Setup of north:
==> flow/design.v <==
module mult32(input clk,
	      input rst,
	      input en,
	      input [31:0] a,
	      input [31:0] b,
	      output [31:0] z,
				output output_ready);
reg [49:0] temp_out ;
reg s_a, s_b, s_z;
reg [9:0] e_a, e_b, e_z;
reg [23:0] m_a, m_b, m_z;
reg guard, round, lonz;
reg [31:0] Z, temp2;
reg out_ready;
reg [31:0] z_q;
reg out_ready_q;
reg [5:0] diff2;
reg [15:0] val16;
reg [7:0] val8;
reg [3:0] val4;
always@(posedge clk)
begin
	if(rst == 1)
	begin
		Z = 32'd0;
		out_ready = 0;
	end
	else if(en == 0)
	begin
		out_ready = 0;
	end
	else if(en == 1)
	begin 
		s_a = a[31];
		s_b = b[31];
		e_a = a[30:23] - 127;
		e_b = b[30:23] - 127;
		m_a[22:0] = a[22:0];
		m_b[22:0] = b[22:0];
		m_a[23] = 1;
		m_b[23] = 1;
		if((e_a == 128 && m_a[22:0] != 0) || (e_b == 128 && m_b[22:0] != 0))
		begin
			Z[31] = 1;
			Z[30:23] = 8'hff;
			Z[22] = 1;
			Z[21:0] = 0;
			out_ready = 1;
		end
		else if(e_a == 128)
		begin
			if(($signed(e_b) == -127) && (m_b[22:0] == 0))
			begin
				Z[31] = 1;
				Z[30:23] = 8'hff;
				Z[22] = 1;
				Z[21:0] = 0;
				out_ready = 1;
			end
			else
			begin
				Z[31] = s_a ^ s_b;
				Z[30:23] = 8'hff;
				Z[22:0] = 0;
				out_ready = 1;
			end
		end
		else if(e_b == 128)
		begin
			if(($signed(e_a) == -127) && (m_a[22:0] == 0))
			begin
				Z[31] = 1;
				Z[30:23] = 8'hff;
				Z[22] = 1;
				Z[21:0] = 0;
				out_ready = 1;
			end
			else
			begin
				Z[31] = s_a ^ s_b;
				Z[30:23] = 8'hff;
				Z[22:0] = 0;
				out_ready = 1;
			end
		end
		else if($signed(e_a) == -127 && m_a[22:0] == 23'd0)  	
		begin	   
			Z[31] = s_a ^ s_b;
			Z[30:23] = 0;
			Z[22:0] = 0;
			out_ready = 1;
		end
		else if($signed(e_b) == -127 && m_b[22:0] == 23'd0)	
		begin	   
			Z[31] = s_a ^ s_b;
			Z[30:23] = 0;
			Z[22:0] = 0;
			out_ready = 1;
		end
		else
		begin
			s_z = s_a ^ s_b;
			e_z = e_a + e_b + 1;
			temp_out = m_a * m_b * 4;
			m_z = temp_out [49:26];
			guard = temp_out [25];
			round = temp_out [24];
			lonz = (temp_out[23:0] != 0);
			if(m_z[23] == 0)
			begin
				temp2 [23:0] = m_z[23:0];
				temp2 [31:24] = 0;
				if (temp2 == 0)
				begin 
					diff2 = 32;
				end
				else
				begin
    			diff2[5] = 1'b0;
  		  	diff2[4] = (temp2[31:16] == 16'b0);
    			val16 = diff2[4] ? temp2[15:0] : temp2[31:16];
    			diff2[3] = (val16[15:8] == 8'b0);
    			val8 = diff2[3] ? val16[7:0] : val16 [15:8];
    			diff2[2] = (val8[7:4] == 4'b0);
    			val4 = diff2[2] ? val8[3:0] : val8[7:4];
    			diff2[1] = (val4[3:2] == 2'b0);
    			diff2[0] = diff2[1] ? ~val4[1] : ~val4[3];
				end
				m_z = m_z << (diff2 - 8);
				e_z = e_z - (diff2 - 8);
			end
			if (guard && (round | lonz | m_z[0]))
			begin
				m_z = m_z + 1;
				if(m_z == 24'hffffff)
				begin
					e_z = e_z + 1;
				end
			end
			Z[22:0] = m_z [22:0];
			Z[31:23] = e_z [7:0] + 127;	
			Z[31] = s_z;
			if($signed(e_z) < -126)
			begin
				Z[31:0] = 0; 
			end
			if($signed(e_z) == -126 && m_z[23] == 0)
			begin
				Z[30:23] = 0;
			end	
			if($signed(e_z) > 127)
			begin
				Z[22:0] = 0;
				Z[30:23] = 8'hff;
				Z[31] = s_z;
			end
			out_ready = 1;		
		end
	end
	z_q <= Z;
	out_ready_q <= out_ready;
end
assign z = z_q;
assign output_ready = out_ready_q;
endmodule	
module adder32(input clk,
						 input rst,
						 input en,
						 input [31:0] a,
						 input [31:0] b,
						 output [31:0] z,
						 output output_ready);
reg s_a, s_b, s_z;
reg [9:0] e_a, e_b, e_z, e_min, diff;
reg [26:0] m_a, m_b;
reg [23:0] m_z;
reg [27:0] temp;
reg guard, round, lonz;
reg [31:0] Z, temp2;
reg out_ready;
reg [31:0] z_q;
reg out_ready_q;
reg [5:0] diff2;
reg [15:0] val16;
reg [7:0] val8;
reg [3:0] val4;
always@(posedge clk)
begin		
	if(rst == 1)
	begin
		diff = 0;
		diff2 = 0;
		Z = 32'd0;
		out_ready = 0;
		temp = 0;
	end
	else if (en == 0)
	begin
		out_ready = 0;
	end
	else if (en == 1)
	begin
		s_a = a[31];
		s_b = b[31];
		e_a = a[30:23] - 127;
		e_b = b[30:23] - 127;
		m_a[26] = 1;
		m_b[26] = 1;
		m_a [25:3]= a[22:0];
		m_b [25:3]= b[22:0];
		m_a [2:0] = 3'd0;
		m_b [2:0] = 3'd0;
		if((e_a == 128 && m_a[25:0] != 0) || (e_b == 128 && m_b[25:0] != 0))
		begin
			Z[31] = 1;
			Z[30:23] = 8'hff;
			Z[22] = 1;
			Z[21:0] = 0;
			out_ready = 1;
		end
		else if(e_a == 128)
		begin
			Z[31] = s_a;
			Z[30:23] = 8'hff;
			Z[22:0] = 0;
			out_ready = 1;
		end
		else if(e_b == 128)
		begin
			Z[31] = s_b;
			Z[30:23] = 8'hff;
			Z[22:0] = 0;
			out_ready = 1;
		end
		else if(($signed(e_a) == -127 && m_a[25:0] == 0) && ($signed(e_b) == -127 && m_b[25:0] == 0))
		begin	   
			Z[31] = s_a & s_b;
			Z[30:23] = 0;
			Z[22:0] = 0;
			out_ready = 1;
		end
		else if($signed(e_a) == -127 && m_a[25:0] == 0) 	
		begin	   
			Z[31] = s_b;
			Z[30:23] = e_b[7:0] + 127;
			Z[22:0] = m_b[25:3];
			out_ready = 1;
		end
		else if($signed(e_b) == -127 && m_b[25:0] == 0)  	
		begin	   
			Z[31] = s_a;
			Z[30:23] = e_a[7:0] + 127;
			Z[22:0] = m_a[25:3];
			out_ready = 1;
		end
		else if(($signed(e_a) == $signed(e_b)) && (m_a == m_b) && (s_a != s_b))			
		begin
			Z[31] = 0;
			Z[30:23] = 0;
			Z[22:0] = 0;
			out_ready = 1;
		end
		else
		begin
			if($signed(e_a) > $signed(e_b))
			begin
				diff = e_a - e_b;
				e_b = e_b + diff;
				m_b = m_b >> diff;
				m_b[0] = m_b[0] | m_b[1];
			end
			else if ($signed(e_a) < $signed(e_b))
			begin
				diff = e_b - e_a;
				e_a = e_a + diff;
				m_a = m_a >> diff;
				m_a[0] = m_a[0] | m_a[1];
			end
			e_z = e_a;
			if(s_a == s_b)
			begin
				temp = m_a + m_b;
				s_z = s_a;
			end
			else
			begin
				if(m_a >= m_b)
				begin
					temp = m_a - m_b;
					s_z = s_a;
				end
				else
				begin
					temp = m_b - m_a;
					s_z = s_b;
				end
			end
			if(temp[27] == 1)
			begin
				m_z = temp[27:4];
				e_z = e_z + 1;
				guard = temp[3];
				round = temp[2];
				lonz = temp[1] | temp[0];
			end
			else
			begin
				m_z = temp[26:3];
				guard = temp[2];
				round = temp[1];
				lonz = temp[0];
				m_z[0] = guard;
			end
			if(m_z [23] == 0)
			begin
				temp2 [23:0] = m_z;
				temp2 [31:24] = 0;
				if (temp2 == 0)
				begin 
					diff2 = 32;
				end
				else
				begin
    			diff2[5] = 1'b0;
  		  	diff2[4] = (temp2[31:16] == 16'b0);
    			val16 = diff2[4] ? temp2[15:0] : temp2[31:16];
    			diff2[3] = (val16[15:8] == 8'b0);
    			val8 = diff2[3] ? val16[7:0] : val16 [15:8];
    			diff2[2] = (val8[7:4] == 4'b0);
    			val4 = diff2[2] ? val8[3:0] : val8[7:4];
    			diff2[1] = (val4[3:2] == 2'b0);
    			diff2[0] = diff2[1] ? ~val4[1] : ~val4[3];
				end
				m_z = m_z << (diff2 - 8);
				e_z = e_z - (diff2 - 8);
			end
			if(guard && (round | lonz | m_z[0]))
			begin
				m_z = m_z + 1;
				if(m_z == 24'hffffff)
				begin
					e_z = e_z + 1;
				end
			end
			Z[22:0] = m_z [22:0];
			Z[30:23] = e_z[7:0] + 127;	
			Z[31] = s_z;
			if($signed(e_z) < -126)
			begin
				Z[31:0] = 0; 
			end
			if($signed(e_z) == -127 && m_z[23] == 0)
				Z[30:23] = 0;
			if ($signed(e_z) == -127 && m_z[23:0] == 24'h0)
			          Z[31] = 0;  
			if($signed(e_z) > 127)
			begin
				Z[22:0] = 0;
				Z[30:23] = 8'hff;
				Z[31] = s_z;
			end
			out_ready = 1;	
		end
	end
	z_q <= Z;
	out_ready_q <= out_ready;
end
assign z = z_q;
assign output_ready = out_ready_q;
endmodule
module PE (input [31:0] x, input [31:0] w, input [31:0] acc, output reg [31:0] res, input clk, output reg [31:0] wout);
  reg [31:0] S1;
  wire [31:0] addout,multout;
  always @(posedge clk) begin
    res <= addout;
    wout <= w;
  end
mult32 m1(.clk(clk),.en(1'b1),.rst(1'b0),.a(x),.b(w),.z(multout),.output_ready());
adder32 a1(.clk(clk),.en(1'b1),.rst(1'b0),.a(multout),.b(acc),.z(addout),.output_ready());
endmodule
export LEC_CHECK = 0
export CAP_MARGIN = 20
export CORE_ASPECT_RATIO = 1.25
export CORE_MARGIN = 2
export CORE_UTILIZATION = 69
export CTS_CLUSTER_DIAMETER = 82
export CTS_CLUSTER_SIZE = 98
export HOLD_SLACK_MARGIN = -0.08
export PLACE_DENSITY_LB_ADDON = 0.02
export SETUP_SLACK_MARGIN = -0.29
export SLEW_MARGIN = 20
export TNS_END_PERCENT = 5
create_clock -name core_clock -period 18.0 [get_ports {clk}]
run.sh (not shown) runs the stock make flow with config.mk's settings and CLKGATE_MAP_FILE=.
Although north finished all stages, its layout failed final checks on negative setup slack.
Input changes introduced in south (baseline for comparison: north):
# north
export LEC_CHECK = 0
export CAP_MARGIN = 20
export CORE_ASPECT_RATIO = 1.25
export CORE_MARGIN = 2
export CORE_UTILIZATION = 69
export CTS_CLUSTER_DIAMETER = 82
export CTS_CLUSTER_SIZE = 98
export HOLD_SLACK_MARGIN = -0.08
export PLACE_DENSITY_LB_ADDON = 0.02
export SETUP_SLACK_MARGIN = -0.29
export SLEW_MARGIN = 20
export TNS_END_PERCENT = 5
create_clock -name core_clock -period 18.0 [get_ports {clk}]
# south
export LEC_CHECK = 0
export ABC_AREA = 1
export CAP_MARGIN = 20
export CORE_MARGIN = 5
export CORE_UTILIZATION = 37
export CTS_CLUSTER_DIAMETER = 185
export CTS_CLUSTER_SIZE = 66
export MIN_ROUTING_LAYER = met1
export SLEW_MARGIN = 35
export TNS_END_PERCENT = 75
create_clock -name core_clock -period 18.0 [get_ports {clk}]
--- outcome ---
In the flow results for north and south, the global-route usage is larger on north.
The number of cells on the critical path in south is 1.2 times that in north.
Of north and south, the run reporting the lower final tally of setup violations was south.
south reached the final stage; the timing, DRC and antenna checks on its layout passed.
Between north and south, routed wire length is lower for south, north comes in above that.
Comparing total die size for north and south, the smaller number came from north.
What east does differently from south at the input level:
# south
export LEC_CHECK = 0
export ABC_AREA = 1
export CAP_MARGIN = 20
export CORE_MARGIN = 5
export CORE_UTILIZATION = 37
export CTS_CLUSTER_DIAMETER = 185
export CTS_CLUSTER_SIZE = 66
export MIN_ROUTING_LAYER = met1
export SLEW_MARGIN = 35
export TNS_END_PERCENT = 75
create_clock -name core_clock -period 18.0 [get_ports {clk}]
# east
export LEC_CHECK = 0
export ABC_AREA = 1
export CAP_MARGIN = 20
export CORE_MARGIN = 2
export CORE_UTILIZATION = 72
export CTS_CLUSTER_DIAMETER = 374
export CTS_CLUSTER_SIZE = 100
export SETUP_SLACK_MARGIN = 3.22
export SLEW_MARGIN = 20
export TNS_END_PERCENT = 10
create_clock -name core_clock -period 13.1 [get_ports {clk}]
Half-perimeter wire length of the detailed placement result (east / south): 1.18
east: aborted in clock tree synthesis (tool error)
south → east: width of the die saw a decrease, area fraction in full adders, half adders and majority gates about even, vertical extent of the die fell by about 30%, post-placement cell count rose 354, and-or/or-and share of the synthesized area held steady.
Reported for east and south, sequential element share of the synthesized area turned out identical to the last digit.
Reported for east and south, number of ports placed on the die boundary turned out identical to the last digit.
Diff east and south: die area higher in south
